Setup of before:
==> flow/design.v <==
module RandomNumberGenerator(clk, rst, load, key_x, seed_r, seed_g, seed_b, Rout, Gout, Bout, Key_ready);
    input wire clk;
    input wire rst;
    input wire load;                  
    input wire [15:0] key_x;          
    input wire [15:0] seed_r;         
    input wire [15:0] seed_g;
    input wire [15:0] seed_b;
    output reg [7:0] Rout;
    output reg [7:0] Gout;
    output reg [7:0] Bout;
    output reg Key_ready;
    wire Rout_bit;
    wire Gout_bit;
    wire Bout_bit;
    reg[15:0] Rlfsr;
    reg[15:0] Glfsr;
    reg[15:0] Blfsr;
    reg [2:0] bit_count;
    wire Rfeedback_lfsr;
    wire Gfeedback_lfsr;
    wire Bfeedback_lfsr;
    wire Rout_lfsr;
    wire Gout_lfsr;
    wire Bout_lfsr;
    reg signed [15:0] x; 
    reg signed [31:0] x_square; 
    reg signed [31:0] x_mult;  
    reg signed [15:0] x_next;
    wire out_chaotic;
    assign Rfeedback_lfsr = Rlfsr[15] ^ Rlfsr[13] ^ Rlfsr[12] ^ Rlfsr[10]; 
    assign Gfeedback_lfsr = Glfsr[15] ^ Glfsr[13] ^ Glfsr[12] ^ Glfsr[10]; 
    assign Bfeedback_lfsr = Blfsr[15] ^ Blfsr[13] ^ Blfsr[12] ^ Blfsr[10]; 
    assign Rout_lfsr = Rlfsr[15];
    assign Gout_lfsr = Glfsr[15];
    assign Bout_lfsr = Blfsr[15];
    assign out_chaotic = x_next[15];
    assign Rout_bit = Rout_lfsr ^ out_chaotic;
    assign Gout_bit = Gout_lfsr ^ out_chaotic;
    assign Bout_bit = Bout_lfsr ^ out_chaotic;
    always @(posedge clk or posedge rst) begin
        if (rst) begin
            Rlfsr <= 16'b0000000000000001;
            Glfsr <= 16'b0000000000000010;
            Blfsr <= 16'b0000000000000011;
            x <= 16'sh7EF0;                          
            Rout <= 8'b0;
            Gout <= 8'b0;
            Bout <= 8'b0;
            Key_ready <= 0;
            bit_count <=0;
            x_square <= 0;
            x_next <= 0;
            x_mult <= 0;
        end
        else if (load) begin
            Rlfsr <= seed_r;
            Glfsr <= seed_g;
            Blfsr <= seed_b;
            x <= key_x;
            Rout <= 8'b0;
            Gout <= 8'b0;
            Bout <= 8'b0;
            Key_ready <= 0;
            bit_count <=0;
            x_square <= 0;
            x_next <= 0;
            x_mult <= 0;
        end
        else begin
            Rlfsr <= {Rlfsr[14:0], Rfeedback_lfsr};
            Glfsr <= {Glfsr[14:0], Gfeedback_lfsr};
            Blfsr <= {Blfsr[14:0], Bfeedback_lfsr};
            Rout <= {Rout[6:0], Rout_bit};
            Gout <= {Gout[6:0], Gout_bit};
            Bout <= {Bout[6:0], Bout_bit};
            if (bit_count == 3'd7) begin
                Key_ready <= 1;   
                bit_count <= 0;
            end 
            else begin
                Key_ready <= 0;
                bit_count <= bit_count + 1;
            end
            x_square <= x * x;                        
            x_mult <= x_square <<< 1;                 
            x_next <= 16'sh7FFF - x_mult[30:15];      
            x <= x_next;
        end
    end
endmodule
Settings: LEC_CHECK=0, CAP_MARGIN=20, CORE_MARGIN=2, CORE_UTILIZATION=40, CTS_CLUSTER_SIZE=79, SLEW_MARGIN=20, TNS_END_PERCENT=5; clock period 10.0 ns.
run.sh (not shown) runs the stock make flow with config.mk's settings and CLKGATE_MAP_FILE=.
before has completed all stages; timing, DRC and antenna checks passed.
What after does differently from before at the input level:
# before
export LEC_CHECK = 0
export CAP_MARGIN = 20
export CORE_MARGIN = 2
export CORE_UTILIZATION = 40
export CTS_CLUSTER_SIZE = 79
export SLEW_MARGIN = 20
export TNS_END_PERCENT = 5
create_clock -name core_clock -period 10.0 [get_ports {clk}]
# after
export LEC_CHECK = 0
export CAP_MARGIN = 20
export CORE_ASPECT_RATIO = 0.5
export CORE_MARGIN = 8
export CORE_UTILIZATION = 58
export SETUP_SLACK_MARGIN = 1.62
export SLEW_MARGIN = 20
export TNS_END_PERCENT = 5
create_clock -name core_clock -period 10.0 [get_ports {clk}]
--- outcome ---
Both conditions hold for after: the flow ran to the end and the final layout passed the timing, design-rule and antenna checks.
Relative to before, detailed-routing wirelength on met1 decreased by about 0.9% in after.
Measured against each other, after and before differ in layout overhead on the synthesized area, the lower figure coming from after.
Stage delay of the slowest cell on the critical path (lower): before
From before to after the numbers moved as follows: final wirelength grew by about 0.5%, fmax now smaller, sequential share of layout area increased 0.23 points.
after gives more floorplan utilization than before did.
Global-route total usage across every layer (higher): after

* * *

// RandomNumberGenerator: RTL as listed in full above, without the edits since
make LEC_CHECK=0 ABC_AREA=1 CAP_MARGIN=20 CORE_MARGIN=2 CORE_UTILIZATION=72 CTS_CLUSTER_DIAMETER=374 CTS_CLUSTER_SIZE=99 PLACE_DENSITY=0.4 SETUP_SLACK_MARGIN=-0.1 SLEW_MARGIN=20 finish   # period 5.69 ns
The baseline finished but fails on setup timing.
Then changed:
Settings changed: ABC_AREA 1 to unset, CTS_CLUSTER_DIAMETER 374 to 228, CTS_CLUSTER_SIZE 99 to unset, PLACE_DENSITY 0.4 to unset, SETUP_SLACK_MARGIN -0.1 to unset, TNS_END_PERCENT set to 75.
Clock period 5.69 ns to 8.75 ns, I/O delays scaled along.
Outcome: With this change the flow finished with timing, DRC and antenna clean. Setup slack is better by 2.0 ns. Die size is lower by 6.7%. Global-route usage is lower by 3.9 points. Maximum frequency is lower by 15%. Utilization is lower by 2.2 points. First-iteration DRC count is lower by 54%. Hold slack barely changes. Via count is lower by 25%. Area after synthesis is lower by 6.8%.
Then changed:
Settings changed: ABC_AREA set to 1, CTS_CLUSTER_DIAMETER 228 to unset, CTS_CLUSTER_SIZE set to 81, HOLD_SLACK_MARGIN set to -0.1, PLACE_DENSITY set to 0.8, TNS_END_PERCENT 75 to unset.
Clock period 8.75 ns to 5.94 ns, I/O delays scaled along.
=> The changed run completed without violations; global-route usage rose by 4.0 points; final area rose by 9.5%; final cell count rose by 35%; synthesized area rose by 7.3%; worst setup slack loses 1.8 ns.
